## design.v

```verilog
module control(
    input logic [6:0]op_cc, 
    input logic [2:0]fun3_c, 
    input logic [6:0]fun7_c, 
    input logic calu_br, 
    output logic cmem_wr, 
    output logic cbr, 
    output logic cmem_rd, 
    output logic creg_wr, 
    output logic cmem_reg, 
    output logic [5:0] calu_op, 
    output logic [2:0] cop_a, 
    output logic cop_b, 
    output logic i_type,  
    output logic r_type,
    output logic s_type,
    output logic sb_type,
    output logic u_type,
    output logic uj_type
);
    localparam  
                R_TYPE = 7'b0110011 , 
                R_TYPEW = 7'b0111011 , 
                I_TYPEL = 7'b0000011 , 
                I_TYPE = 7'b0010011 , 
                I_TYPEW = 7'b0011011 , 
                I_TYPEJ = 7'b1100111 , 
                I_TYPEE = 7'b1100111 , 
                S_TYPE = 7'b0100011 , 
                SB_TYPE = 7'b1100011 , 
                U_TYPE = 7'b0010111 , 
                UJ_TYPE = 7'b1101111 ; 
    assign creg_wr = ( (op_cc == R_TYPE) | (op_cc == R_TYPEW) | (op_cc == I_TYPE) | (op_cc == I_TYPEW)
                        | (op_cc == I_TYPEJ) | (op_cc == I_TYPEL) | (op_cc == U_TYPE) | (op_cc == UJ_TYPE)
                        | (op_cc == 7'h37)  
                      ) ? 1'b1 : 1'b0 ;
    assign cop_a = ( (op_cc == R_TYPE) | (op_cc == R_TYPEW) | (op_cc == I_TYPE) | (op_cc == I_TYPEW) | (op_cc == I_TYPEJ)
                        | (op_cc == I_TYPEL) | (op_cc == SB_TYPE)
                    ) ? 1'b1 : 1'b0 ;
    assign cop_b = ( (op_cc == R_TYPE) | (op_cc == R_TYPEW) | (op_cc == SB_TYPE) | (op_cc == S_TYPE)
                    ) ? 1'b1 : 1'b0 ;
    assign cmem_wr = (op_cc == S_TYPE) ? 1'b1 : 1'b0 ;
    assign cmem_rd = (op_cc == I_TYPEL) ? 1'b1 : 1'b0 ;
    assign cmem_reg = (op_cc == I_TYPEL) ? 1'b1 : 1'b0 ;
    assign cbr = (op_cc == SB_TYPE) && (calu_br == 1'b1) ? 1'b1 : 1'b0 ;
    assign i_type = ( (op_cc == I_TYPE) | (op_cc == I_TYPEE) | (op_cc == I_TYPEJ) | (op_cc == I_TYPEL)
                     | (op_cc == I_TYPEW) ) ? 1'b1 : 1'b0 ; 
    assign r_type = ( (op_cc == R_TYPE) | (op_cc == R_TYPEW) ) ? 1'b1 : 1'b0 ;
    assign s_type = (op_cc == S_TYPE) ? 1'b1 : 1'b0 ;
    assign sb_type = (op_cc == SB_TYPE) ? 1'b1 : 1'b0 ;
    assign u_type = (op_cc == U_TYPE) ? 1'b1 : 1'b0 ;
    assign uj_type = (op_cc == UJ_TYPE) ? 1'b1 : 1'b0 ;
    assign calu_op =   ((op_cc == 7'h03) && (fun3_c == 3'h0)) ? 6'd1 :  
                       ((op_cc == 7'h03) && (fun3_c == 3'h1)) ? 6'd2 :   
                       ((op_cc == 7'h03) && (fun3_c == 3'h2)) ? 6'd3 :   
                       ((op_cc == 7'h03) && (fun3_c == 3'h3)) ? 6'd4 :   
                       ((op_cc == 7'h03) && (fun3_c == 3'h4)) ? 6'd5 :   
                       ((op_cc == 7'h03) && (fun3_c == 3'h5)) ? 6'd6 :   
                       ((op_cc == 7'h03) && (fun3_c == 3'h6)) ? 6'd7 :   
                       ((op_cc == 7'h13) && (fun3_c == 3'h0)) ? 6'd8 :   
                       ((op_cc == 7'h13) && (fun3_c == 3'h1) && (fun7_c == 7'h0)) ? 6'd9 :   
                       ((op_cc == 7'h13) && (fun3_c == 3'h2)) ? 6'd10 :   
                       ((op_cc == 7'h13) && (fun3_c == 3'h3)) ? 6'd11 :   
                       ((op_cc == 7'h13) && (fun3_c == 3'h4)) ? 6'd12 :   
                       ((op_cc == 7'h13) && (fun3_c == 3'h5) && (fun7_c == 7'h00)) ? 6'd13 :   
                       ((op_cc == 7'h13) && (fun3_c == 3'h5) && (fun7_c == 7'h20)) ? 6'd14 :   
                       ((op_cc == 7'h13) && (fun3_c == 3'h6)) ? 6'd15 :   
                       ((op_cc == 7'h13) && (fun3_c == 3'h7)) ? 6'd16 :   
                       ((op_cc == 7'h17)) ? 6'd17 :   
                       ((op_cc == 7'h23) && (fun3_c == 3'h0)) ? 6'd18 :   
                       ((op_cc == 7'h23) && (fun3_c == 3'h1)) ? 6'd19 :   
                       ((op_cc == 7'h23) && (fun3_c == 3'h2)) ? 6'd20 :   
                       ((op_cc == 7'h23) && (fun3_c == 3'h3)) ? 6'd21 :   
                       ((op_cc == 7'h33) && (fun3_c == 3'h0) && (fun7_c == 7'h00)) ? 6'd22 :   
                       ((op_cc == 7'h33) && (fun3_c == 3'h0) && (fun7_c == 7'h20)) ? 6'd23 :   
                       ((op_cc == 7'h33) && (fun3_c == 3'h1) && (fun7_c == 7'h00)) ? 6'd24 :   
                       ((op_cc == 7'h33) && (fun3_c == 3'h2) && (fun7_c == 7'h00)) ? 6'd25 :   
                       ((op_cc == 7'h33) && (fun3_c == 3'h3) && (fun7_c == 7'h00)) ? 6'd26 :   
                       ((op_cc == 7'h33) && (fun3_c == 3'h4) && (fun7_c == 7'h00)) ? 6'd27 :   
                       ((op_cc == 7'h33) && (fun3_c == 3'h5) && (fun7_c == 7'h00)) ? 6'd28 :   
                       ((op_cc == 7'h33) && (fun3_c == 3'h5) && (fun7_c == 7'h20)) ? 6'd29 :   
                       ((op_cc == 7'h33) && (fun3_c == 3'h6) && (fun7_c == 7'h00)) ? 6'd30 :   
                       ((op_cc == 7'h33) && (fun3_c == 3'h7) && (fun7_c == 7'h00)) ? 6'd31 :   
                       ((op_cc == 7'h37)) ? 6'd32 :   
                       ((op_cc == 7'h63) && (fun3_c == 3'h0)) ? 6'd33 :   
                       ((op_cc == 7'h63) && (fun3_c == 3'h1)) ? 6'd34 :   
                       ((op_cc == 7'h63) && (fun3_c == 3'h4)) ? 6'd35 :   
                       ((op_cc == 7'h63) && (fun3_c == 3'h5)) ? 6'd36 :   
                       ((op_cc == 7'h63) && (fun3_c == 3'h6)) ? 6'd37 :   
                       ((op_cc == 7'h63) && (fun3_c == 3'h7)) ? 6'd38 :   
                       ((op_cc == 7'h67) && (fun3_c == 3'h0)) ? 6'd39 :   
                       ((op_cc == 7'h6F)) ? 6'd40 : 6'd0 ;  
endmodule
module imm_gen(
        input logic [31:0] instr,  
        output logic [31:0] imm  
    );
    always_comb begin
        imm = 32'd0;
        if (instr[6:0] == 7'h03 || instr[6:0] == 7'h13 || instr[6:0] == 7'h1B || instr[6:0] == 7'h67 || instr[6:0] == 7'h73)begin  
            imm = {{20{instr[31]}}, {instr [31:20]}};
        end
        else if (instr[6:0] == 7'h23)begin  
            imm = { {20{instr[31]}}, {instr [31:25],instr [11:7]}};
        end
        else if (instr[6:0] == 7'h63)begin  
            imm = { {19{instr[31]}},instr[31],instr[7],instr [30:25] ,instr[11:8],1'b0 };
        end
        else if (instr[6:0] == 7'h17 || instr[6:0] == 7'h37)begin  
            imm = {instr[31:12],12'b0};
        end
        else if (instr[6:0] == 7'h6F)begin  
            imm = { {11{instr[31]}}, instr[31], instr[19:12], instr[20], instr[30:21], 1'b0};
        end
    end
endmodule
module alu(
    input logic clk,
    input logic rst,  
    input logic [31:0] aop_a,
    input logic [31:0] aop_b,
    input logic [31:0] aimm,
    input logic [5:0] alu_op,
    input logic [31:0] apc,
    output logic cond,  
    output logic branch,
    output logic [31:0] result
);
always_comb begin
    cond = 1'b0;
    if (alu_op ==  6'd33)begin  
        if (aop_a == aop_b)begin
            cond = 1'b1;
        end 
    end
    if (alu_op ==  6'd34)begin  
        if (aop_a != aop_b)begin
            cond = 1'b1;
        end 
    end
    if (alu_op == 6'd35)begin  
        if ($signed(aop_a) < $signed(aop_b))begin
            cond = 1'b1;
        end 
    end
    if (alu_op == 6'd36)begin  
        if ($signed(aop_a) >= $signed(aop_b))begin
            cond = 1'b1;
        end     
    end
    if ($unsigned(alu_op) == $unsigned(6'd37))begin  
        if (aop_a < aop_b)begin
            cond = 1'b1;
        end 
    end
    if ($unsigned(alu_op) ==  $unsigned(6'd38))begin  
        if (aop_a >= aop_b)begin
            cond = 1'b1;
        end 
    end
end
always_ff @(posedge clk) begin
    if (rst == 1'b1)begin
        result <= 32'd0;
        branch <= 1'b0;
    end
    else begin
    branch <= cond;
    if (alu_op ==  6'd1)begin  
        result <= aop_a + aimm;
    end
    if (alu_op ==  6'd2)begin  
        result <= aop_a + aimm;
    end
    if (alu_op ==  6'd3)begin  
        result <= aop_a + aimm;
    end
    if (alu_op ==  6'd4)begin  
        result <= aop_a + aimm;
    end
    if (alu_op ==  6'd5)begin  
        result <= aop_a + aimm;
    end
    if (alu_op ==  6'd6)begin  
        result <= aop_a + aimm;
    end
    if (alu_op ==  6'd7)begin  
        result <= aop_a + aimm;
    end
    if (alu_op ==  6'd8)begin  
        result <= aop_a + aimm;
    end
    if (alu_op ==  6'd9)begin  
        result <= aop_a << aimm[4:0];
    end
    if (alu_op ==  6'd10)begin  
        result <= $signed(aop_a) < $signed(aimm) ? 32'd1 : 32'd0;
    end
    if ($unsigned(alu_op) == $unsigned(6'd11))begin  
        result <= aop_a < aimm ? 32'd1 : 32'd0;
    end
    if (alu_op ==  6'd12)begin  
        result <= aop_a ^ aimm;
    end
    if (alu_op ==  6'd13)begin  
        result <= aop_a >> aimm[4:0];
    end
    if (alu_op ==  6'd14)begin  
        result <= $signed(aop_a) >>> aimm[4:0];
    end
    if (alu_op ==  6'd15)begin  
        result <= aop_a | aimm;
    end
    if (alu_op ==  6'd16)begin  
        result <= aop_a & aimm;
    end
    if (alu_op ==  6'd17)begin  
        result <= apc + aimm;
    end
    if (alu_op ==  6'd18)begin  
        result <= aop_a + aimm;
    end
    if (alu_op ==  6'd19)begin  
        result <= aop_a + aimm;
    end
    if (alu_op ==  6'd20)begin  
        result <= aop_a + aimm;
    end
    if (alu_op ==  6'd21)begin  
        result <= aop_a + aimm;
    end
    if (alu_op ==  6'd22)begin  
        result <= aop_a + aop_b;
    end
    if (alu_op ==  6'd23)begin  
        result <= aop_a - aop_b;
    end
    if (alu_op ==  6'd24)begin  
        result <= aop_a << aop_b[4:0];
    end
    if (alu_op ==  6'd25)begin  
        result <= $signed(aop_a) < $signed(aop_b) ? 32'd1 : 32'd0;
    end
    if ($unsigned(alu_op) ==  $unsigned(6'd26))begin  
        result <= aop_a < aop_b ? 32'd1 : 32'd0;
    end
    if (alu_op ==  6'd27)begin  
        result <= aop_a ^ aop_b;
    end
    if (alu_op ==  6'd28)begin  
        result <= aop_a >> aop_b[4:0];
    end
    if (alu_op ==  6'd29)begin  
        result <= $signed(aop_a) >>> aop_b[4:0];
    end
    if (alu_op ==  6'd30)begin  
        result <= aop_a | aop_b;
    end
    if (alu_op ==  6'd31)begin  
        result <= aop_a & aop_b;
    end
    if (alu_op ==  6'd32)begin  
        result <= aimm;
    end
    if (alu_op ==  6'd39)begin  
        result <= apc + 32'd4;
    end
    if (alu_op ==  6'd40)begin  
        result <= apc + 32'd4;
    end
    end
end
endmodule
module ifu(
    input logic ibranch,  
    input logic i_typej,  
    input logic sb_type,  
    input logic uj_type,  
    input logic [31:0] iop_a,  
    input logic [31:0] imm,
    input logic [31:0] pci,  
    input logic clk, 
    input logic rst,  
    output logic [31:0] pc  
);
always_ff @(posedge clk) begin
    if (rst == 1'b1)begin
    pc <= 32'd0;
    end
    else if (sb_type == 1'b1 && ibranch == 1'b1)begin  
    pc <= pci + imm;
    end
    else if (i_typej == 1'b1)begin  
    pc <= (iop_a + imm) & 32'hFFFF_FFFE;
    end
    else if (uj_type == 1'b1)begin  
    pc <= pci + imm;
    end
    else begin
        pc <= pci + 32'd4;
    end
end
endmodule
module bolt_exec(
    input logic clk,
    input logic rst,  
    input logic [31:0] instr,  
    input logic [31:0] rs1,  
    input logic [31:0] rs2,  
    input logic [31:0] pc,  
    output logic [31:0] result,  
    output logic [31:0] next_pc,  
    output logic branch,  
    output logic reg_wr,  
    output logic mem_wr,  
    output logic mem_rd  
);
    logic cmem_wr, cbr, cmem_rd, creg_wr, cmem_reg, cop_b;
    logic [2:0] cop_a;
    logic [5:0] calu_op;
    logic i_type, r_type, s_type, sb_type, u_type, uj_type;
    logic [31:0] imm;
    logic cond;
    control u_control (
        .op_cc(instr[6:0]), .fun3_c(instr[14:12]), .fun7_c(instr[31:25]), .calu_br(cond),
        .cmem_wr(cmem_wr), .cbr(cbr), .cmem_rd(cmem_rd), .creg_wr(creg_wr), .cmem_reg(cmem_reg),
        .calu_op(calu_op), .cop_a(cop_a), .cop_b(cop_b),
        .i_type(i_type), .r_type(r_type), .s_type(s_type), .sb_type(sb_type), .u_type(u_type),
        .uj_type(uj_type)
    );
    imm_gen u_imm_gen (.instr(instr), .imm(imm));
    alu u_alu (
        .clk(clk), .rst(rst), .aop_a(rs1), .aop_b(rs2), .aimm(imm), .alu_op(calu_op), .apc(pc),
        .cond(cond), .branch(branch), .result(result)
    );
    ifu u_ifu (
        .ibranch(cbr), .i_typej(calu_op == 6'd39), .sb_type(sb_type), .uj_type(calu_op == 6'd40),
        .iop_a(rs1), .imm(imm), .pci(pc), .clk(clk), .rst(rst), .pc(next_pc)
    );
    always_ff @(posedge clk) begin
        if (rst == 1'b1)begin
            reg_wr <= 1'b0;
            mem_wr <= 1'b0;
            mem_rd <= 1'b0;
        end
        else begin
            reg_wr <= creg_wr;
            mem_wr <= cmem_wr;
            mem_rd <= cmem_rd;
        end
    end
endmodule
```

## run.sh

```bash
#!/bin/bash
# the make line also repeats each setting of config.mk as NAME=value (left out here)
make -C /OpenROAD-flow-scripts/flow DESIGN_CONFIG=/design/flow/config.mk WORK_HOME=/design/flow/orfs CLKGATE_MAP_FILE= finish
```

## config.mk

```make
export PLATFORM = sky130hd
export DESIGN_NAME = bolt_exec
export DESIGN_NICKNAME = bolt_exec
export VERILOG_FILES = /design/flow/design.v
export SDC_FILE = /design/flow/constraint.sdc
export NUM_CORES = 4
export LEC_CHECK = 0
export ABC_AREA = 1
export CAP_MARGIN = 40
export CELL_PAD_IN_SITES_GLOBAL_PLACEMENT = 2
export CORE_MARGIN = 8
export CORE_UTILIZATION = 28
export CTS_CLUSTER_SIZE = 52
export GPL_TIMING_DRIVEN = 0
export SETUP_SLACK_MARGIN = 0.5
export SLEW_MARGIN = 20
export TNS_END_PERCENT = 60
```

## constraint.sdc

```tcl
create_clock -name core_clock -period 8.15 [get_ports {clk}]
set_input_delay 1.6300 -clock core_clock [delete_from_list [all_inputs] [get_ports {clk}]]
set_output_delay 1.6300 -clock core_clock [all_outputs]
set_load 0.01 [all_outputs]
```

==> notes.md, run 1 <==
yosys + openroad results -> fin cells 6087, combined global-route utilization of all metal layers 0.371, number of remaining DRC errors 0, class of the tightest hold or removal check register to register, Post-Synth Adder-Cell Area 0.128, cell repeated most along the worst path sky130_fd_sc_hd__nand2_1, chip area 96800 sq um, HPWL reported at the end of detailed placement 161000 um, signed area change from the synthesized netlist to the final layout 18.4%, CTS clock-pin slew for the worst setup and hold paths 0.06 ns, Routed Wire Length 190000 um, Post-Synth AOI/OAI Area 0.197, Final #Nets 5296, pin count of the biggest net entering global routing 14, Worst Max-Slew Pin Slew 1.01 ns, Power Dens Cells 82.1 nW/um^2, Critical R2R Launch u_alu.result[12], final instance area 28900 sq um, most area-consuming cells after synthesis sky130_fd_sc_hd__nand2_1 24%, sky130_fd_sc_hd__ha_1 12%, sky130_fd_sc_hd__nand3_1 10%, top-count cell post-synth sky130_fd_sc_hd__nand2_1, height of the die 311 um, number of levels in the clock H-tree 3, global-route wire length before repair 257000 um, Critical Path AT 7.81 ns, number of instances in the placed design 6051, EDFF count, synth 0, path length in cells of the critical path 34, placer congestion estimate 1.10, synthesized chip area reported by yosys 24400 sq um, most used flip-flop cell sky130_fd_sc_hd__dfxtp_1, antenna violations before repair 13, worst setup path end u_alu.result[7], clock insertion delay at the later pin of the skew report 0.35 ns, synth cell count leaders 1590 x sky130_fd_sc_hd__nand2_1, 554 x sky130_fd_sc_hd__inv_1, 489 x sky130_fd_sc_hd__nand3_1, leading power group combinational cells, internal power contribution 1050 uW, category of the most critical setup path input pin to register, clk_skew 0 ns, static power due to leakage 0.0147 uW, clock tree sinks 68, standard cell area after detailed placement 28100 sq um, Cell variety after synth 52, sequential-to-total area share from yosys stat 0.0558, proportion of netlist area held by the largest area contributor 0.245, number of port buffers 196, switching portion of total power 0.558, Ports 198, leading area contributor after synthesis sky130_fd_sc_hd__nand2_1, syn nets 5055, via count normalized by instance count 5.61, placeable core region 86500 sq um, via count of the routed design 34.1k, clock group power 444 uW, fraction of registers with async set or reset after synthesis 0, worst path required time 8.43 ns, hold-critical path endpoint u_alu.result[25], CTS tree built, FP Core Util 0.282, headroom to the max-slew limit 0.327, number of DRC markers in iteration 0 4547, Synth Area in XOR/XNOR 0.0431, flip-flop and latch power 353 uW, max-capacitance violation count 0, Comb power frac 0.664, vias in the first global route 31.6k, average wire per cell in the routed design 31.3 um, post-cts hold buffer count 0, worst hold slack 0.494 ns, clock group share of total power 0.187, Cells after Synth 4678, fin crit share 0.923, Row Count 108, CP max-delay cell sky130_fd_sc_hd__clkdlybuf4s50_1, setup repair after global routing missed its margin true, Die Span X 311 um, destination of the worst register-to-register timing path u_alu.result[12], origin of the worst min-delay path u_alu.result[25], Synth Register Bits 68, power spent charging and discharging nets 1320 uW, number of cells traversed by the worst register-to-register path 2, Post-Route Setup TNS 0 ns, mux share of post-synthesis cell area 0, number of antenna-violating nets in the routed design 0, largest stage delay on the critical path 0.60 ns, dominant delay contributor by cell family on the critical path simple AND/OR/NAND/NOR gates, Mapped Area 24400 sq um, number of logged tool warnings 176, area fraction in and, or, nand and nor cells after synthesis 0.440, achievable frequency 0.133 GHz, max-slew violation count 0, final-report setup violation count 0, Clock Root Buffer sky130_fd_sc_hd__clkbuf_16, final number of hold-violating endpoints 0, average cell area after synthesis 5.21 sq um, pre-CTS setup slack -0.706 ns, worst vdd rail ir drop 0.103 mV, number of warnings reported in the yosys synthesis log 4, timing startpoint of the critical path instr[6], fillcell total 10.4k, largest family of logic cells by area simple AND/OR/NAND/NOR gates, remaining global-route overflow 0, final worst setup slack 0.624 ns, reg2reg setup slack 7.47 ns, hold-critical path depth 2, fraction of power consumed by sequential logic 0.149, total CTS buffers 9, power drawn by the combinational cells 1570 uW, status timing/DRC/antenna clean, CP Capture Type register, maximum clock path buffer count 2, cell total in the yosys stat output 4678, combined buffer and inverter count along the critical path 4, detailed-routing iteration count for the pre-antenna-repair pass 7, clock period minus final worst setup slack 7.53 ns, peak fanout along the critical path 6, Critical Path Start Type input pin
[stage by stage]
stage | power (uW) | util
final | 2370 | 0.334
after floorplan | 1100 | -
after global routing | 2460 | 0.334
after CTS | 2300 | 0.330
after detailed placement | 1840 | 0.325
after global placement | 1840 | 0.321
[metal layers]
| metal | track usage | up-vias | part of all wire |
|---|---|---|---|
| met5 | 0.0146 | - | 0.0014 |
| met4 | 0.173 | 10 | 0.056 |
| met3 | 0.0977 | 320 | 0.10 |
| met2 | 0.551 | 1842 | 0.41 |
| met1 | 0.494 | 16400 | 0.43 |
| li1 | - | 15600 | - |
[area by class of cell]
| cell class | count | area, sq um | area share |
|---|---|---|---|
| Antenna cell | 8 | 20.0 | 0.000693 |
| Buffer | 241 | 1110 | 0.0386 |
| Clock buffer | 10 | 239 | 0.00828 |
| Clock inverter | 6 | 93.8 | 0.00325 |
| Inverter | 594 | 2260 | 0.0782 |
| Multi-Input combinational cell | 3775 | 20000 | 0.692 |
| Sequential cell | 68 | 1360 | 0.0471 |
| Tap cell | 1155 | 1450 | 0.0500 |
| Timing Repair Buffer | 230 | 2350 | 0.0815 |
[what timing repair did]
| item | 4_1_cts | 5_1_grt |
|---|---|---|
| hold endpoints to repair | 0 | 0 |
| endpoints found under the setup margin | 21 | 52 |
| pin swaps | 0 | 5 |
| gates cloned | 0 | 0 |
| setup buffers | 1 | 9 |
| gates resized | 34 | 67 |
==> run 2, diff against run 1 <==
Settings changed: CAP_MARGIN 40 to 20, CELL_PAD_IN_SITES_GLOBAL_PLACEMENT 2 to unset, CORE_MARGIN 8 to 2, CORE_UTILIZATION 28 to 64, CTS_CLUSTER_SIZE 52 to unset, GPL_TIMING_DRIVEN 0 to unset, TNS_END_PERCENT 60 to 10.
Clock period 8.15 ns to 2.72 ns, I/O delays scaled along.
==> run 2 against run 1 <==
Compared with the run above:
- the flow now stops in clock tree synthesis
- synthesized area did not move
- die size fell by 59%
- synthesized cell count did not move
==> notes.md, run 2 <==
run metrics: leading area contributor after synthesis sky130_fd_sc_hd__nand2_1, Ports 198, sequential-to-total area share from yosys stat 0.0558, cell total in the yosys stat output 4678, average cell area after synthesis 5.21 sq um, Row Count 71, Halt Reason [ERROR DPL-0038] Utilization greater than 100%, impossible to legalize, standard cell area after detailed placement 36200 sq um, Post-Synth AOI/OAI Area 0.197, HPWL reported at the end of detailed placement 141000 um, height of the die 199 um, Post-Synth Adder-Cell Area 0.128, area fraction in and, or, nand and nor cells after synthesis 0.440, pre-CTS setup slack -4.23 ns, syn nets 5055, Synth Register Bits 68, placer congestion estimate 1.38, Cell variety after synth 52, number of instances in the placed design 6395, number of warnings reported in the yosys synthesis log 4, chip area 39700 sq um, most used flip-flop cell sky130_fd_sc_hd__dfxtp_1, Mapped Area 24400 sq um, number of port buffers 197, mux share of post-synthesis cell area 0, fraction of registers with async set or reset after synthesis 0, Synth Area in XOR/XNOR 0.0431, most area-consuming cells after synthesis sky130_fd_sc_hd__nand2_1 24%, sky130_fd_sc_hd__ha_1 12%, sky130_fd_sc_hd__nand3_1 10%, FP Core Util 0.649, Cells after Synth 4678, placeable core region 37600 sq um, stage reached clock tree synthesis, synthesized chip area reported by yosys 24400 sq um, EDFF count, synth 0, status did not finish, Die Span X 199 um, synth cell count leaders 1590 x sky130_fd_sc_hd__nand2_1, 554 x sky130_fd_sc_hd__inv_1, 489 x sky130_fd_sc_hd__nand3_1, proportion of netlist area held by the largest area contributor 0.245, top-count cell post-synth sky130_fd_sc_hd__nand2_1, largest family of logic cells by area simple AND/OR/NAND/NOR gates
## run 2: stage by stage
| stage | hold slack (ns) | util |
|---|---|---|
| after floorplan | 0.486 | - |
| after global placement | 0.452 | 0.964 |
| after detailed placement | 0.457 | 0.964 |
==> run 3, diff against run 2 <==
Settings changed: ABC_AREA 1 to unset, CAP_MARGIN 20 to 25, CORE_MARGIN 2 to 6, CORE_UTILIZATION 64 to 48, MAX_ROUTING_LAYER set to met5, MIN_ROUTING_LAYER set to met1, PLACE_DENSITY_LB_ADDON set to 0.14, SETUP_SLACK_MARGIN 0.5 to -0.14, TNS_END_PERCENT 10 to 40.
Clock period 2.72 ns to 3.97 ns, I/O delays scaled along.
==> run 3 against run 2 <==
Compared with the run above:
- the flow stops in global routing
- synthesized cell count is 18% lower
- synthesized area is 3.6% higher
- die size is 47% higher
==> notes.md, run 3 <==
run metrics: Cell variety after synth 112, fraction of registers with async set or reset after synthesis 0, number of levels in the clock H-tree 3, total CTS buffers 9, combined global-route utilization of all metal layers 0.721, pre-CTS setup slack -1.71 ns, remaining global-route overflow 39, Synth Area in XOR/XNOR 0.0409, number of warnings reported in the yosys synthesis log 4, maximum clock path buffer count 2, FP Core Util 0.490, largest family of logic cells by area AND-OR/OR-AND gates, top-count cell post-synth sky130_fd_sc_hd__a21oi_1, average cell area after synthesis 6.59 sq um, number of instances in the placed design 5942, placeable core region 51600 sq um, Halt Reason [ERROR GRT-0116] Global routing finished with congestion. Check the congestion regions in the DRC Viewer., synth cell count leaders 386 x sky130_fd_sc_hd__a21oi_1, 358 x sky130_fd_sc_hd__nand2_1, 349 x sky130_fd_sc_hd__nor2_1, HPWL reported at the end of detailed placement 150000 um, most used flip-flop cell sky130_fd_sc_hd__dfxtp_1, mux share of post-synthesis cell area 0.0454, status did not finish, Ports 198, stage reached global routing, post-cts hold buffer count 0, synthesized chip area reported by yosys 25300 sq um, chip area 58300 sq um, Die Span X 241 um, Synth Register Bits 68, most area-consuming cells after synthesis sky130_fd_sc_hd__ha_1 12%, sky130_fd_sc_hd__a21oi_1 7.6%, sky130_fd_sc_hd__dfxtp_1 5.4%, proportion of netlist area held by the largest area contributor 0.120, syn nets 4212, placer congestion estimate 1.48, sequential-to-total area share from yosys stat 0.0539, clock tree sinks 68, Mapped Area 25300 sq um, Post-Synth Adder-Cell Area 0.123, cell total in the yosys stat output 3835, Row Count 83, height of the die 241 um, leading area contributor after synthesis sky130_fd_sc_hd__ha_1, EDFF count, synth 0, Cells after Synth 3835, Clock Root Buffer sky130_fd_sc_hd__clkbuf_16, Post-Synth AOI/OAI Area 0.414, number of port buffers 197, area fraction in and, or, nand and nor cells after synthesis 0.246
## run 3: stage by stage
step	area (sq um)	power (uW)	hold WS, ns	TNS (ns)
4_1_cts	41800	5830	0.527	-9.22
2_1_floorplan	25900	2450	0.503	-10.96
3_3_place_gp	39400	4580	0.501	-82.94
3_5_place_dp	39400	4630	0.509	-87.55
## run 3: timing repair
| action | 4_1_cts |
|---|---|
| pin swaps | 161 |
| endpoints found under the setup margin | 65 |
| gates cloned | 3 |
| resized | 477 |
| buffers inserted | 71 |
## run 3: metal layers
layer,GRT overflow,global-route usage
met5,0,0.407
met4,18,0.665
met3,1,0.641
met2,19,0.835
met1,1,0.726
==> run 4, diff against run 3 <==
Settings changed: CAP_MARGIN 25 to 20, CORE_MARGIN 6 to 2, CORE_UTILIZATION 48 to 28, MAX_ROUTING_LAYER met5 to unset, MIN_ROUTING_LAYER met1 to unset, PLACE_DENSITY_LB_ADDON 0.14 to unset, SETUP_SLACK_MARGIN -0.14 to 0.5, TNS_END_PERCENT 40 to unset.
Clock period 3.97 ns to 4.33 ns, I/O delays scaled along.
==> run 4 against run 3 <==
Compared with the run above:
- the layout now fails its checks (negative setup slack)
- synthesized cell count is the same
- die size is 59% higher
- synthesized area unchanged
==> notes.md, run 4 <==
yosys + openroad results -> Ports 198, fillcell total 8724, max-capacitance violation count 0, fraction of registers with async set or reset after synthesis 0, FP Core Util 0.282, sequential-to-total area share from yosys stat 0.0539, Mapped Area 25300 sq um, final worst setup slack -0.432 ns, category of the most critical setup path input pin to register, dominant delay contributor by cell family on the critical path AND-OR/OR-AND gates, final instance area 48800 sq um, synthesized chip area reported by yosys 25300 sq um, headroom to the max-slew limit 0.421, detailed-routing iteration count for the pre-antenna-repair pass 6, maximum clock path buffer count 2, largest family of logic cells by area AND-OR/OR-AND gates, number of warnings reported in the yosys synthesis log 4, clock period minus final worst setup slack 4.76 ns, via count of the routed design 45.0k, total power of the final layout 6750 uW, number of antenna-violating nets in the routed design 0, CTS clock-pin slew for the worst setup and hold paths 0.08 ns, Comb power frac 0.727, CTS tree built, mux share of post-synthesis cell area 0.0454, final-report setup violation count 63, fin crit share 1.10, class of the tightest hold or removal check register to register, hold-critical path depth 2, origin of the worst min-delay path u_alu.result[28], vias in the first global route 41.9k, met1 layer wirelength in the final routing 100000 um, HPWL reported at the end of detailed placement 217000 um, most area-consuming cells after synthesis sky130_fd_sc_hd__ha_1 12%, sky130_fd_sc_hd__a21oi_1 7.6%, sky130_fd_sc_hd__dfxtp_1 5.4%, synth cell count leaders 386 x sky130_fd_sc_hd__a21oi_1, 358 x sky130_fd_sc_hd__nand2_1, 349 x sky130_fd_sc_hd__nor2_1, number of remaining DRC errors 0, number of port buffers 197, average wire per cell in the routed design 38.9 um, Routed Wire Length 268000 um, static power due to leakage 0.0220 uW, Core Util, Final 0.544, status finished with violations, remaining global-route overflow 0, achievable frequency 0.210 GHz, clock tree sinks 68, worst hold slack 0.526 ns, placer congestion estimate 1.19, Cell variety after synth 112, Synth Area in XOR/XNOR 0.0409, Power Dens Cells 138 nW/um^2, power spent charging and discharging nets 3240 uW, leading power group combinational cells, top metal layer carrying routed signals met5, most used flip-flop cell sky130_fd_sc_hd__dfxtp_1, Critical Path AT 5.13 ns, clk_skew 0 ns, path length in cells of the critical path 26, Critical Path Start Type input pin, proportion of netlist area held by the largest area contributor 0.120, Post-Synth Adder-Cell Area 0.123, clock insertion delay at the later pin of the skew report 0.42 ns, peak fanout along the critical path 7, average cell area after synthesis 6.59 sq um, area fraction in and, or, nand and nor cells after synthesis 0.246, clock group power 1130 uW, signed area change from the synthesized netlist to the final layout 93.1%, worst vdd rail ir drop 0.180 mV, combined buffer and inverter count along the critical path 8, Post-Synth AOI/OAI Area 0.414, CP Capture Type register, worst setup path end u_alu.result[0], number of logged tool warnings 176, clock group share of total power 0.167, placeable core region 89700 sq um, setup repair after global routing missed its margin true, hold-critical path endpoint u_alu.result[28], Final #Nets 6055, CP max-delay cell sky130_fd_sc_hd__o211ai_1, height of the die 304 um, Critical R2R Launch u_alu.result[25], Die Span X 304 um, largest stage delay on the critical path 0.38 ns, combined global-route utilization of all metal layers 0.548, pin count of the biggest net entering global routing 30, worst path required time 4.70 ns, total CTS buffers 9, leading area contributor after synthesis sky130_fd_sc_hd__ha_1, Worst Max-Slew Pin Slew 0.864 ns, EDFF count, synth 0, post-cts hold buffer count 0, timing startpoint of the critical path instr[3], Synth Register Bits 68, final number of hold-violating endpoints 0, max-slew violation count 0, antenna violations before repair 29, Cells after Synth 3835, syn nets 4212, Detail Route met3 WL 41700 um, number of DRC markers in iteration 0 6758, via count normalized by instance count 6.54, switching portion of total power 0.480, cell total in the yosys stat output 3835, reg2reg setup slack 2.89 ns, global-route wire length before repair 351000 um, power drawn by the combinational cells 4900 uW, number of levels in the clock H-tree 3, standard cell area after detailed placement 42200 sq um, pre-CTS setup slack -1.60 ns, top-count cell post-synth sky130_fd_sc_hd__a21oi_1, Row Count 110, destination of the worst register-to-register timing path u_alu.result[25], number of cells traversed by the worst register-to-register path 3, flip-flop and latch power 720 uW, chip area 92700 sq um, fraction of power consumed by sequential logic 0.107, checks that blocked a clean result negative setup slack, Clock Root Buffer sky130_fd_sc_hd__clkbuf_16, met2 WL 99400 um, internal power contribution 3510 uW
run 4: layout make-up:
cell class              instances  area, sq um  area share
diodes                         21         52.6     0.00108
clock buffers                  10          239     0.00490
clock inverters                 6          159     0.00326
inverters                     159          634      0.0130
multi-input cells            3298        26300       0.540
flip-flops and latches         68         1360      0.0279
well taps                    1176         1470      0.0301
repair buffers               2142        18600       0.380
run 4: layer usage:
metal | vias up | GRT usage
met5 | - | 0
met2 | 3903 | 0.733
li1 | 18300 | -
met1 | 21600 | 0.672
met4 | 24 | 0.422
met3 | 1123 | 0.251
run 4: per-stage QoR:
stage,setup TNS (ns),instances
final,-13.31,6880
after global routing,-17.13,6861
after CTS,-6.42,6791
after detailed placement,-84.18,6643
after global placement,-83.50,6643
after floorplan,-1.66,3835
run 4: timing repair:
| item | in CTS | in global routing |
|---|---|---|
| cloned | 6 | 3 |
| endpoints found under the hold margin | 0 | 0 |
| pin swaps | 278 | 181 |
| resized | 754 | 302 |
| endpoints found under the setup margin | 65 | 65 |
| buffers inserted | 126 | 65 |
==> run 5, diff against run 4 <==
Settings changed: CORE_UTILIZATION 28 to 58, SETUP_SLACK_MARGIN 0.5 to unset.
Clock period 4.33 ns to 3.39 ns, I/O delays scaled along.
==> run 5 against run 4 <==
Compared with the run above:
- the flow now stops in clock tree synthesis
- synthesized area stayed put
- synthesized cell count unchanged
- die size decreased by 51%
==> notes.md, run 5 <==
run metrics: Cell variety after synth 112, Die Span X 213 um, pre-CTS setup slack -2.27 ns, synthesized chip area reported by yosys 25300 sq um, Post-Synth AOI/OAI Area 0.414, average cell area after synthesis 6.59 sq um, syn nets 4212, placeable core region 43100 sq um, top-count cell post-synth sky130_fd_sc_hd__a21oi_1, Cells after Synth 3835, most used flip-flop cell sky130_fd_sc_hd__dfxtp_1, sequential-to-total area share from yosys stat 0.0539, chip area 45300 sq um, EDFF count, synth 0, Synth Register Bits 68, stage reached clock tree synthesis, placer congestion estimate 1.65, number of warnings reported in the yosys synthesis log 4, cell total in the yosys stat output 3835, Row Count 76, synth cell count leaders 386 x sky130_fd_sc_hd__a21oi_1, 358 x sky130_fd_sc_hd__nand2_1, 349 x sky130_fd_sc_hd__nor2_1, number of instances in the placed design 5845, FP Core Util 0.587, largest family of logic cells by area AND-OR/OR-AND gates, Synth Area in XOR/XNOR 0.0409, Mapped Area 25300 sq um, fraction of registers with async set or reset after synthesis 0, Ports 198, HPWL reported at the end of detailed placement 163000 um, number of port buffers 197, status did not finish, leading area contributor after synthesis sky130_fd_sc_hd__ha_1, height of the die 213 um, Halt Reason [ERROR DPL-0038] Utilization greater than 100%, impossible to legalize, proportion of netlist area held by the largest area contributor 0.120, area fraction in and, or, nand and nor cells after synthesis 0.246, mux share of post-synthesis cell area 0.0454, Post-Synth Adder-Cell Area 0.123, most area-consuming cells after synthesis sky130_fd_sc_hd__ha_1 12%, sky130_fd_sc_hd__a21oi_1 7.6%, sky130_fd_sc_hd__dfxtp_1 5.4%
[run 5: metrics by stage]
stage	TNS (ns)	hold WS (ns)	cell area (sq um)
detailed placement	-116.10	0.511	39200
global placement	-105.39	0.508	39200
floorplan	-33.87	0.503	26200
==> run 6, diff against run 5 <==
Settings changed: CELL_PAD_IN_SITES_DETAIL_PLACEMENT set to 1, CELL_PAD_IN_SITES_GLOBAL_PLACEMENT set to 3, CORE_MARGIN 2 to 8, CORE_UTILIZATION 58 to 45, CTS_CLUSTER_DIAMETER set to 290, HOLD_SLACK_MARGIN set to -0.03, MIN_ROUTING_LAYER set to met1, PLACE_DENSITY_LB_ADDON set to 0.19, SETUP_SLACK_MARGIN set to 0.19, TNS_END_PERCENT set to 10.
Clock period 3.39 ns to 5.14 ns, I/O delays scaled along.
==> run 6 against run 5 <==
Compared with the run above:
- the flow stops in global placement without I/O
- synthesized area stayed put
- synthesized cell count stayed put
- die size is 41% higher
==> notes.md, run 6 <==
run metrics: number of warnings reported in the yosys synthesis log 4, fraction of registers with async set or reset after synthesis 0, Die Span X 253 um, top-count cell post-synth sky130_fd_sc_hd__a21oi_1, status did not finish, Synth Area in XOR/XNOR 0.0409, cell total in the yosys stat output 3835, synth cell count leaders 386 x sky130_fd_sc_hd__a21oi_1, 358 x sky130_fd_sc_hd__nand2_1, 349 x sky130_fd_sc_hd__nor2_1, stage reached global placement without I/O, Post-Synth Adder-Cell Area 0.123, chip area 64000 sq um, sequential-to-total area share from yosys stat 0.0539, leading area contributor after synthesis sky130_fd_sc_hd__ha_1, Cells after Synth 3835, Post-Synth AOI/OAI Area 0.414, most area-consuming cells after synthesis sky130_fd_sc_hd__ha_1 12%, sky130_fd_sc_hd__a21oi_1 7.6%, sky130_fd_sc_hd__dfxtp_1 5.4%, proportion of netlist area held by the largest area contributor 0.120, Synth Register Bits 68, mux share of post-synthesis cell area 0.0454, Row Count 87, syn nets 4212, Cell variety after synth 112, area fraction in and, or, nand and nor cells after synthesis 0.246, Halt Reason [ERROR FLW-0024] Place density exceeds 1.0 (current PLACE_DENSITY_LB_ADDON =  0.19). Please check if the value of  PLACE_DENSITY_LB_ADDON is between 0 and 0.99., EDFF count, synth 0, average cell area after synthesis 6.59 sq um, largest family of logic cells by area AND-OR/OR-AND gates, height of the die 253 um, synthesized chip area reported by yosys 25300 sq um, most used flip-flop cell sky130_fd_sc_hd__dfxtp_1, Mapped Area 25300 sq um, FP Core Util 0.452, placeable core region 56000 sq um
==> run 7, diff against run 6 <==
Settings changed: ABC_AREA set to 1, CELL_PAD_IN_SITES_DETAIL_PLACEMENT 1 to unset, CELL_PAD_IN_SITES_GLOBAL_PLACEMENT 3 to unset, CORE_MARGIN 8 to 2, CORE_UTILIZATION 45 to 72, CTS_CLUSTER_DIAMETER 290 to 387, CTS_CLUSTER_SIZE set to 91, HOLD_SLACK_MARGIN -0.03 to unset, MIN_ROUTING_LAYER met1 to unset, PLACE_DENSITY set to 0.37, PLACE_DENSITY_LB_ADDON 0.19 to unset, SETUP_SLACK_MARGIN 0.19 to 0.5, TNS_END_PERCENT 10 to unset.
Clock period 5.14 ns to 2.38 ns, I/O delays scaled along.
==> run 7 against run 6 <==
Compared with the run above:
- the run fails in detailed placement
- synthesized cell count increased by 22%
- die size down 45%
- synthesized area is 3.5% lower
==> notes.md, run 7 <==
run metrics: status did not finish, stage reached detailed placement, Halt Reason [ERROR DPL-0038] Utilization greater than 100%, impossible to legalize, EDFF count, synth 0, Synth Register Bits 68, chip area 35400 sq um, mux share of post-synthesis cell area 0, fraction of registers with async set or reset after synthesis 0, Mapped Area 24400 sq um, average cell area after synthesis 5.21 sq um, Cell variety after synth 52, most used flip-flop cell sky130_fd_sc_hd__dfxtp_1, placer congestion estimate 1.51, top-count cell post-synth sky130_fd_sc_hd__nand2_1, synthesized chip area reported by yosys 24400 sq um, Post-Synth AOI/OAI Area 0.197, Row Count 67, FP Core Util 0.729, height of the die 188 um, Post-Synth Adder-Cell Area 0.128, area fraction in and, or, nand and nor cells after synthesis 0.440, number of warnings reported in the yosys synthesis log 4, Synth Area in XOR/XNOR 0.0431, syn nets 5055, most area-consuming cells after synthesis sky130_fd_sc_hd__nand2_1 24%, sky130_fd_sc_hd__ha_1 12%, sky130_fd_sc_hd__nand3_1 10%, placeable core region 33400 sq um, synth cell count leaders 1590 x sky130_fd_sc_hd__nand2_1, 554 x sky130_fd_sc_hd__inv_1, 489 x sky130_fd_sc_hd__nand3_1, cell total in the yosys stat output 4678, Die Span X 188 um, Cells after Synth 4678, largest family of logic cells by area simple AND/OR/NAND/NOR gates, proportion of netlist area held by the largest area contributor 0.245, leading area contributor after synthesis sky130_fd_sc_hd__nand2_1, Ports 198, sequential-to-total area share from yosys stat 0.0558, number of port buffers 197
## run 7: stage by stage
stage	hold slack (ns)	cell area, sq um
floorplan	0.486	25400
global placement	0.452	35700
==> run 8, diff against run 7 <==
Settings changed: CAP_MARGIN 20 to 5, CELL_PAD_IN_SITES_GLOBAL_PLACEMENT set to 3, CORE_ASPECT_RATIO set to 0.5, CORE_MARGIN 2 to 9, CORE_UTILIZATION 72 to 50, CTS_CLUSTER_DIAMETER 387 to unset, CTS_CLUSTER_SIZE 91 to 74, GPL_TIMING_DRIVEN set to 0, MAX_ROUTING_LAYER set to met5, PLACE_DENSITY 0.37 to unset, PLACE_DENSITY_LB_ADDON set to 0.1, SETUP_SLACK_MARGIN 0.5 to unset, TNS_END_PERCENT set to 100.
Clock period 2.38 ns to 6.5 ns, I/O delays scaled along.
==> run 8 against run 7 <==
Compared with the run above:
- the flow stops in global placement without I/O
- synthesized area did not move
- synthesized cell count is the same
- die size increased by 63%
==> notes.md, run 8 <==
run metrics: Post-Synth Adder-Cell Area 0.128, cell total in the yosys stat output 4678, proportion of netlist area held by the largest area contributor 0.245, Row Count 56, number of warnings reported in the yosys synthesis log 4, chip area 57500 sq um, Halt Reason [ERROR FLW-0024] Place density exceeds 1.0 (current PLACE_DENSITY_LB_ADDON =  0.1). Please check if the value of  PLACE_DENSITY_LB_ADDON is between 0 and 0.99., Synth Register Bits 68, synthesized chip area reported by yosys 24400 sq um, Post-Synth AOI/OAI Area 0.197, largest family of logic cells by area simple AND/OR/NAND/NOR gates, Synth Area in XOR/XNOR 0.0431, mux share of post-synthesis cell area 0, height of the die 174 um, stage reached global placement without I/O, status did not finish, most used flip-flop cell sky130_fd_sc_hd__dfxtp_1, sequential-to-total area share from yosys stat 0.0558, placeable core region 47500 sq um, leading area contributor after synthesis sky130_fd_sc_hd__nand2_1, top-count cell post-synth sky130_fd_sc_hd__nand2_1, Mapped Area 24400 sq um, Cell variety after synth 52, Cells after Synth 4678, average cell area after synthesis 5.21 sq um, Die Span X 330 um, area fraction in and, or, nand and nor cells after synthesis 0.440, fraction of registers with async set or reset after synthesis 0, syn nets 5055, EDFF count, synth 0, FP Core Util 0.513, most area-consuming cells after synthesis sky130_fd_sc_hd__nand2_1 24%, sky130_fd_sc_hd__ha_1 12%, sky130_fd_sc_hd__nand3_1 10%, synth cell count leaders 1590 x sky130_fd_sc_hd__nand2_1, 554 x sky130_fd_sc_hd__inv_1, 489 x sky130_fd_sc_hd__nand3_1
==> run 9, diff against run 8 <==
Settings changed: CAP_MARGIN 5 to 20, CELL_PAD_IN_SITES_GLOBAL_PLACEMENT 3 to unset, CORE_ASPECT_RATIO 0.5 to unset, CORE_MARGIN 9 to 2, CORE_UTILIZATION 50 to 72, CTS_CLUSTER_SIZE 74 to unset, GPL_TIMING_DRIVEN 0 to unset, MAX_ROUTING_LAYER met5 to unset, PLACE_DENSITY_LB_ADDON 0.1 to unset, SETUP_SLACK_MARGIN set to 0.5, TNS_END_PERCENT 100 to unset.
Clock period 6.5 ns to 3.21 ns, I/O delays scaled along.
==> run 9 against run 8 <==
Compared with the run above:
- the run fails in detailed placement
- synthesized cell count unchanged
- synthesized area unchanged
- die size is 39% lower
==> notes.md, run 9 <==
run metrics: status did not finish, stage reached detailed placement, Halt Reason [ERROR DPL-0038] Utilization greater than 100%, impossible to legalize, fraction of registers with async set or reset after synthesis 0, leading area contributor after synthesis sky130_fd_sc_hd__nand2_1, Cell variety after synth 52, Synth Register Bits 68, largest family of logic cells by area simple AND/OR/NAND/NOR gates, cell total in the yosys stat output 4678, most used flip-flop cell sky130_fd_sc_hd__dfxtp_1, EDFF count, synth 0, Ports 198, height of the die 188 um, top-count cell post-synth sky130_fd_sc_hd__nand2_1, average cell area after synthesis 5.21 sq um, placer congestion estimate 1.47, Mapped Area 24400 sq um, Synth Area in XOR/XNOR 0.0431, most area-consuming cells after synthesis sky130_fd_sc_hd__nand2_1 24%, sky130_fd_sc_hd__ha_1 12%, sky130_fd_sc_hd__nand3_1 10%, synthesized chip area reported by yosys 24400 sq um, Cells after Synth 4678, Die Span X 188 um, syn nets 5055, Row Count 67, Post-Synth AOI/OAI Area 0.197, mux share of post-synthesis cell area 0, area fraction in and, or, nand and nor cells after synthesis 0.440, number of warnings reported in the yosys synthesis log 4, synth cell count leaders 1590 x sky130_fd_sc_hd__nand2_1, 554 x sky130_fd_sc_hd__inv_1, 489 x sky130_fd_sc_hd__nand3_1, chip area 35400 sq um, FP Core Util 0.729, number of port buffers 197, placeable core region 33400 sq um, sequential-to-total area share from yosys stat 0.0558, proportion of netlist area held by the largest area contributor 0.245, Post-Synth Adder-Cell Area 0.128
-- run 9: through the flow --
step / setup TNS (ns) / instances / total power, uW
after floorplan: -35.13 / 4678 / 2900
after global placement: -113.93 / 6172 / 5030
==> run 10, diff against run 9 <==
Settings changed: CAP_MARGIN 20 to 15, CELL_PAD_IN_SITES_DETAIL_PLACEMENT set to 2, CELL_PAD_IN_SITES_GLOBAL_PLACEMENT set to 0, CORE_MARGIN 2 to 9, CORE_UTILIZATION 72 to 28, CTS_CLUSTER_SIZE set to 53, GPL_ROUTABILITY_DRIVEN set to 0, HOLD_SLACK_MARGIN set to 0.19, MAX_ROUTING_LAYER set to met4, MIN_ROUTING_LAYER set to met1, PLACE_DENSITY set to 0.89, SETUP_SLACK_MARGIN 0.5 to unset, SLEW_MARGIN 20 to 10, TNS_END_PERCENT set to 95.
Clock period 3.21 ns to 3.64 ns, I/O delays scaled along.
==> run 10 against run 9 <==
Compared with the run above:
- the flow again stops in detailed placement
- synthesized area stayed put
- die size went up to 2.8 times the previous value
- synthesized cell count stayed put
==> notes.md, run 10 <==
run metrics: most area-consuming cells after synthesis sky130_fd_sc_hd__nand2_1 24%, sky130_fd_sc_hd__ha_1 12%, sky130_fd_sc_hd__nand3_1 10%, Halt Reason [ERROR DPL-0033] detailed placement checks failed during check placement., Synth Register Bits 68, stage reached detailed placement, Post-Synth AOI/OAI Area 0.197, synth cell count leaders 1590 x sky130_fd_sc_hd__nand2_1, 554 x sky130_fd_sc_hd__inv_1, 489 x sky130_fd_sc_hd__nand3_1, leading area contributor after synthesis sky130_fd_sc_hd__nand2_1, cell total in the yosys stat output 4678, Ports 198, FP Core Util 0.284, Synth Area in XOR/XNOR 0.0431, synthesized chip area reported by yosys 24400 sq um, number of warnings reported in the yosys synthesis log 4, placeable core region 85800 sq um, Cells after Synth 4678, number of port buffers 197, proportion of netlist area held by the largest area contributor 0.245, status did not finish, syn nets 5055, Mapped Area 24400 sq um, Cell variety after synth 52, mux share of post-synthesis cell area 0, largest family of logic cells by area simple AND/OR/NAND/NOR gates, sequential-to-total area share from yosys stat 0.0558, Post-Synth Adder-Cell Area 0.128, most used flip-flop cell sky130_fd_sc_hd__dfxtp_1, height of the die 313 um, EDFF count, synth 0, Die Span X 313 um, area fraction in and, or, nand and nor cells after synthesis 0.440, chip area 98100 sq um, average cell area after synthesis 5.21 sq um, top-count cell post-synth sky130_fd_sc_hd__nand2_1, fraction of registers with async set or reset after synthesis 0, Row Count 107
-- run 10: stage by stage --
step / area [sq um] / cells / hold slack, ns / TNS (ns)
floorplan: 25400 / 4678 / 0.486 / -13.70
global placement: 36400 / 6884 / 0.455 / -104.67
==> run 11, diff against run 10 <==
Settings changed: ABC_AREA 1 to unset, CAP_MARGIN 15 to 20, CELL_PAD_IN_SITES_DETAIL_PLACEMENT 2 to unset, CELL_PAD_IN_SITES_GLOBAL_PLACEMENT 0 to unset, CORE_MARGIN 9 to 2, CORE_UTILIZATION 28 to 45, CTS_CLUSTER_SIZE 53 to 88, GPL_ROUTABILITY_DRIVEN 0 to unset, HOLD_SLACK_MARGIN 0.19 to unset, MAX_ROUTING_LAYER met4 to unset, MIN_ROUTING_LAYER met1 to unset, PLACE_DENSITY 0.89 to unset, SETUP_SLACK_MARGIN set to 1.49, SLEW_MARGIN 10 to 20, TNS_END_PERCENT 95 to 100.
Clock period 3.64 ns to 5.11 ns, I/O delays scaled along.
==> run 11 against run 10 <==
Compared with the run above:
- the flow stops in global routing
- synthesized cell count shrank 18%
- synthesized area rose by 3.6%
- die size down 41%
==> notes.md, run 11 <==
run metrics: status did not finish, stage reached global routing, Halt Reason [ERROR GRT-0116] Global routing finished with congestion. Check the congestion regions in the DRC Viewer., number of instances in the placed design 5622, height of the die 241 um, synthesized chip area reported by yosys 25300 sq um, proportion of netlist area held by the largest area contributor 0.120, FP Core Util 0.457, Post-Synth AOI/OAI Area 0.414, Post-Synth Adder-Cell Area 0.123, chip area 58100 sq um, Row Count 86, number of port buffers 197, total CTS buffers 9, clock tree sinks 68, most used flip-flop cell sky130_fd_sc_hd__dfxtp_1, sequential-to-total area share from yosys stat 0.0539, number of levels in the clock H-tree 3, largest family of logic cells by area AND-OR/OR-AND gates, placer congestion estimate 1.45, combined global-route utilization of all metal layers 0.705, placeable core region 55300 sq um, Die Span X 241 um, Synth Area in XOR/XNOR 0.0409, area fraction in and, or, nand and nor cells after synthesis 0.246, Cells after Synth 3835, top-count cell post-synth sky130_fd_sc_hd__a21oi_1, Clock Root Buffer sky130_fd_sc_hd__clkbuf_16, number of warnings reported in the yosys synthesis log 4, cell total in the yosys stat output 3835, fraction of registers with async set or reset after synthesis 0, leading area contributor after synthesis sky130_fd_sc_hd__ha_1, pre-CTS setup slack -0.698 ns, Ports 198, average cell area after synthesis 6.59 sq um, most area-consuming cells after synthesis sky130_fd_sc_hd__ha_1 12%, sky130_fd_sc_hd__a21oi_1 7.6%, sky130_fd_sc_hd__dfxtp_1 5.4%, EDFF count, synth 0, Synth Register Bits 68, HPWL reported at the end of detailed placement 151000 um, Cell variety after synth 112, post-cts hold buffer count 0, remaining global-route overflow 2, mux share of post-synthesis cell area 0.0454, syn nets 4212, Mapped Area 25300 sq um, synth cell count leaders 386 x sky130_fd_sc_hd__a21oi_1, 358 x sky130_fd_sc_hd__nand2_1, 349 x sky130_fd_sc_hd__nor2_1, maximum clock path buffer count 2
## run 11: repair_timing
item                                    CTS
gates cloned                              7
gates resized                           617
pin swaps                               223
buffers inserted                         97
endpoints found under the setup margin   65
## run 11: layer usage
layer / GRT overflow / GRT usage
met1: 0 / 0.732
met2: 1 / 0.831
met5: 0 / 0.341
met3: 0 / 0.582
met4: 1 / 0.642
## run 11: per-stage QoR
| stage | TNS [ns] | power [uW] | instance area [sq um] |
|---|---|---|---|
| floorplan | 0 | 1920 | 26200 |
| global placement | -21.50 | 3440 | 36700 |
| detailed placement | -27.42 | 3490 | 36700 |
| CTS | 0 | 4490 | 40300 |
==> run 12, diff against run 11 <==
Settings changed: CORE_UTILIZATION 45 to 58, CTS_CLUSTER_SIZE 88 to unset, SETUP_SLACK_MARGIN 1.49 to -0.53, TNS_END_PERCENT 100 to 5.
Clock period 5.11 ns to 5.66 ns, I/O delays scaled along.
==> run 12 against run 11 <==
Compared with the run above:
- the flow again stops in global routing
- synthesized cell count stayed put
- die size is 22% lower
- synthesized area stayed put
==> notes.md, run 12 <==
run metrics: number of levels in the clock H-tree 3, post-cts hold buffer count 0, synth cell count leaders 386 x sky130_fd_sc_hd__a21oi_1, 358 x sky130_fd_sc_hd__nand2_1, 349 x sky130_fd_sc_hd__nor2_1, most used flip-flop cell sky130_fd_sc_hd__dfxtp_1, proportion of netlist area held by the largest area contributor 0.120, Cell variety after synth 112, height of the die 213 um, top-count cell post-synth sky130_fd_sc_hd__a21oi_1, Clock Root Buffer sky130_fd_sc_hd__clkbuf_16, synthesized chip area reported by yosys 25300 sq um, postcts setup bufs 0, combined global-route utilization of all metal layers 0.861, number of warnings reported in the yosys synthesis log 4, area fraction in and, or, nand and nor cells after synthesis 0.246, chip area 45300 sq um, mux share of post-synthesis cell area 0.0454, most area-consuming cells after synthesis sky130_fd_sc_hd__ha_1 12%, sky130_fd_sc_hd__a21oi_1 7.6%, sky130_fd_sc_hd__dfxtp_1 5.4%, Post-Synth AOI/OAI Area 0.414, pre-CTS setup slack -0.804 ns, number of resized instances in the post-cts repair step 0, clock tree sinks 68, cell total in the yosys stat output 3835, Halt Reason [ERROR GRT-0116] Global routing finished with congestion. Check the congestion regions in the DRC Viewer., stage reached global routing, placeable core region 43100 sq um, leading area contributor after synthesis sky130_fd_sc_hd__ha_1, number of port buffers 197, sequential-to-total area share from yosys stat 0.0539, placer congestion estimate 1.51, total CTS buffers 9, FP Core Util 0.587, largest family of logic cells by area AND-OR/OR-AND gates, Post-Synth Adder-Cell Area 0.123, Synth Register Bits 68, maximum clock path buffer count 2, Die Span X 213 um, Synth Area in XOR/XNOR 0.0409, EDFF count, synth 0, number of instances in the placed design 5103, Cells after Synth 3835, standard cell area after detailed placement 33100 sq um, Mapped Area 25300 sq um, syn nets 4212, Ports 198, HPWL reported at the end of detailed placement 136000 um, average cell area after synthesis 6.59 sq um, status did not finish, fraction of registers with async set or reset after synthesis 0, remaining global-route overflow 536, Row Count 76
run 12: stage by stage:
step	setup TNS [ns]	utilization
after floorplan	0	-
after global placement	-9.57	0.768
after detailed placement	-16.12	0.768
after CTS	-2.94	0.776
run 12: per-layer routing:
layer  GRT usage  overflow
met1       0.868        29
met2       0.962       252
met3       0.774        41
met4       0.826       211
met5       0.583         3
==> run 13, diff against run 12 <==
Settings changed: ABC_AREA set to 1, CORE_ASPECT_RATIO set to 0.5, CORE_UTILIZATION 58 to 40, SETUP_SLACK_MARGIN -0.53 to 1.11, TNS_END_PERCENT 5 to 15.
Clock period 5.66 ns to 3.84 ns, I/O delays scaled along.
==> run 13 against run 12 <==
Compared with the run above:
- synthesized cell count rose by 22%
- synthesized area fell by 3.5%
- now fails the layout checks on negative setup slack
- die size rose by 39%
==> notes.md, run 13 <==
yosys + openroad results -> via count normalized by instance count 5.97, max-capacitance violation count 0, Critical R2R Launch u_alu.result[0], Synth Area in XOR/XNOR 0.0431, category of the most critical setup path input pin to register, CTS clock-pin slew for the worst setup and hold paths 0.06 ns, most area-consuming cells after synthesis sky130_fd_sc_hd__nand2_1 24%, sky130_fd_sc_hd__ha_1 12%, sky130_fd_sc_hd__nand3_1 10%, standard cell area after detailed placement 37600 sq um, Post-Synth Adder-Cell Area 0.128, number of DRC markers in iteration 0 6608, final instance area 40800 sq um, HPWL reported at the end of detailed placement 143000 um, number of port buffers 197, fin cells 6883, Post-Synth AOI/OAI Area 0.197, checks that blocked a clean result negative setup slack, largest stage delay on the critical path 0.37 ns, Cells after Synth 4678, area fraction in and, or, nand and nor cells after synthesis 0.440, number of instances in the placed design 6768, path length in cells of the critical path 41, synthesized chip area reported by yosys 24400 sq um, synth cell count leaders 1590 x sky130_fd_sc_hd__nand2_1, 554 x sky130_fd_sc_hd__inv_1, 489 x sky130_fd_sc_hd__nand3_1, timing startpoint of the critical path instr[5], Critical Path Start Type input pin, Routed Wire Length 176000 um, final worst setup slack -1.27 ns, via count of the routed design 41.1k, clock period minus final worst setup slack 5.11 ns, final number of hold-violating endpoints 0, Final #Nets 6436, antenna violations before repair 8, clk_skew 0 ns, headroom to the max-slew limit 0.282, destination of the worst register-to-register timing path u_alu.result[0], height of the die 179 um, Power Dens Cells 155 nW/um^2, combined buffer and inverter count along the critical path 7, most used flip-flop cell sky130_fd_sc_hd__dfxtp_1, placeable core region 59700 sq um, power drawn by the combinational cells 4630 uW, switching portion of total power 0.490, fraction of power consumed by sequential logic 0.119, Synth Register Bits 68, leading power group combinational cells, max-slew violation count 0, CP Capture Type register, origin of the worst min-delay path u_alu.result[27], combined global-route utilization of all metal layers 0.527, reg2reg setup slack 2.99 ns, status finished with violations, dominant delay contributor by cell family on the critical path simple AND/OR/NAND/NOR gates, average wire per cell in the routed design 25.6 um, detailed-routing iteration count for the pre-antenna-repair pass 13, total CTS buffers 9, clock group power 932 uW, flip-flop and latch power 752 uW, peak fanout along the critical path 5, number of cells traversed by the worst register-to-register path 2, hold-critical path depth 2, Ports 198, power spent charging and discharging nets 3100 uW, EDFF count, synth 0, average cell area after synthesis 5.21 sq um, Critical Path AT 5.33 ns, global-route wire length before repair 243000 um, Mapped Area 24400 sq um, sequential-to-total area share from yosys stat 0.0558, clock group share of total power 0.148, largest family of logic cells by area simple AND/OR/NAND/NOR gates, worst path required time 4.06 ns, Cell variety after synth 52, CP max-delay cell sky130_fd_sc_hd__fa_2, proportion of netlist area held by the largest area contributor 0.245, number of antenna-violating nets in the routed design 0, vias in the first global route 36.4k, cell repeated most along the worst path sky130_fd_sc_hd__nand2_1, final-report setup violation count 65, clock insertion delay at the later pin of the skew report 0.35 ns, leading area contributor after synthesis sky130_fd_sc_hd__nand2_1, internal power contribution 3220 uW, Clock Root Buffer sky130_fd_sc_hd__clkbuf_16, number of levels in the clock H-tree 3, fin crit share 1.33, placer congestion estimate 1.21, post-cts hold buffer count 0, cell total in the yosys stat output 4678, Comb power frac 0.733, worst vdd rail ir drop 0.333 mV, setup repair after global routing missed its margin true, maximum clock path buffer count 2, number of remaining DRC errors 0, achievable frequency 0.196 GHz, number of warnings reported in the yosys synthesis log 4, CTS tree built, chip area 63100 sq um, signed area change from the synthesized netlist to the final layout 67.4%, worst setup path end u_alu.result[24], clock tree sinks 68, FP Core Util 0.408, hold-critical path endpoint u_alu.result[27], static power due to leakage 0.0214 uW, pin count of the biggest net entering global routing 63, top-count cell post-synth sky130_fd_sc_hd__nand2_1, fraction of registers with async set or reset after synthesis 0, Row Count 63, syn nets 5055, Die Span X 353 um, mux share of post-synthesis cell area 0, class of the tightest hold or removal check register to register, Worst Max-Slew Pin Slew 1.07 ns, number of logged tool warnings 176, remaining global-route overflow 0
[run 13: layout make-up]
cell class / instances / area [sq um]
repair buffers: 1609 / 13500
diodes: 7 / 17.5
clock buffers: 9 / 225
multi-input cells: 3775 / 22300
repair inverters: 2 / 18.8
well taps: 812 / 1020
flip-flops and latches: 68 / 1360
fillers: 5473 / 18900
clock inverters: 7 / 97.6
inverters: 594 / 2290
[run 13: per-layer routing]
metal / GRT usage / up-vias / part of all wire
met5: 0.00923 / - / 0.0017
met4: 0.176 / 20 / 0.045
met3: 0.343 / 645 / 0.21
met2: 0.677 / 3540 / 0.35
met1: 0.688 / 19000 / 0.39
li1: - / 17900 / -
[run 13: timing repair]
item,in CTS,in global routing
buffers inserted,66,20
setup endpoints to repair,65,65
cloned,5,1
pin swaps,147,64
gates resized,468,131
[run 13: through the flow]
step | total power [uW] | util | TNS (ns) | worst slack [ns] | hold slack, ns
floorplan | 2390 | - | -9.26 | -0.389 | 0.486
global placement | 4720 | 0.629 | -113.17 | -2.33 | 0.454
detailed placement | 4740 | 0.629 | -114.48 | -2.31 | 0.463
CTS | 5910 | 0.671 | -45.75 | -0.948 | 0.472
global route | 6470 | 0.683 | -66.48 | -1.35 | 0.500
finish | 6320 | 0.683 | -58.66 | -1.27 | 0.469
==> run 14, diff against run 13 <==
Settings changed: CORE_ASPECT_RATIO 0.5 to unset, CORE_UTILIZATION 40 to 72, CTS_CLUSTER_DIAMETER set to 185, CTS_CLUSTER_SIZE set to 60, PLACE_DENSITY_LB_ADDON set to 0.27, SETUP_SLACK_MARGIN 1.11 to 0.91, TNS_END_PERCENT 15 to unset.
Clock period 3.84 ns to 3.23 ns, I/O delays scaled along.
==> run 14 against run 13 <==
Compared with the run above:
- the flow now stops in detailed placement
- die size fell by 44%
- synthesized cell count did not move
- synthesized area did not move
==> notes.md, run 14 <==
run metrics: Synth Area in XOR/XNOR 0.0431, Post-Synth AOI/OAI Area 0.197, top-count cell post-synth sky130_fd_sc_hd__nand2_1, Die Span X 188 um, status did not finish, Row Count 67, stage reached detailed placement, leading area contributor after synthesis sky130_fd_sc_hd__nand2_1, Synth Register Bits 68, placeable core region 33400 sq um, average cell area after synthesis 5.21 sq um, most used flip-flop cell sky130_fd_sc_hd__dfxtp_1, synthesized chip area reported by yosys 24400 sq um, cell total in the yosys stat output 4678, chip area 35400 sq um, Mapped Area 24400 sq um, sequential-to-total area share from yosys stat 0.0558, mux share of post-synthesis cell area 0, FP Core Util 0.729, Halt Reason [ERROR DPL-0038] Utilization greater than 100%, impossible to legalize, most area-consuming cells after synthesis sky130_fd_sc_hd__nand2_1 24%, sky130_fd_sc_hd__ha_1 12%, sky130_fd_sc_hd__nand3_1 10%, fraction of registers with async set or reset after synthesis 0, placer congestion estimate 1.48, height of the die 188 um, Cell variety after synth 52, number of port buffers 197, area fraction in and, or, nand and nor cells after synthesis 0.440, number of warnings reported in the yosys synthesis log 4, synth cell count leaders 1590 x sky130_fd_sc_hd__nand2_1, 554 x sky130_fd_sc_hd__inv_1, 489 x sky130_fd_sc_hd__nand3_1, Cells after Synth 4678, Ports 198, proportion of netlist area held by the largest area contributor 0.245, largest family of logic cells by area simple AND/OR/NAND/NOR gates, EDFF count, synth 0, syn nets 5055, Post-Synth Adder-Cell Area 0.128
## run 14: stage by stage
step                    instance area, sq um  TNS [ns]  worst slack [ns]
after floorplan                        25400    -34.09            -0.876
after global placement                 35200   -107.87             -2.12
No activity file was given, so power comes from the tool's default toggle rates.
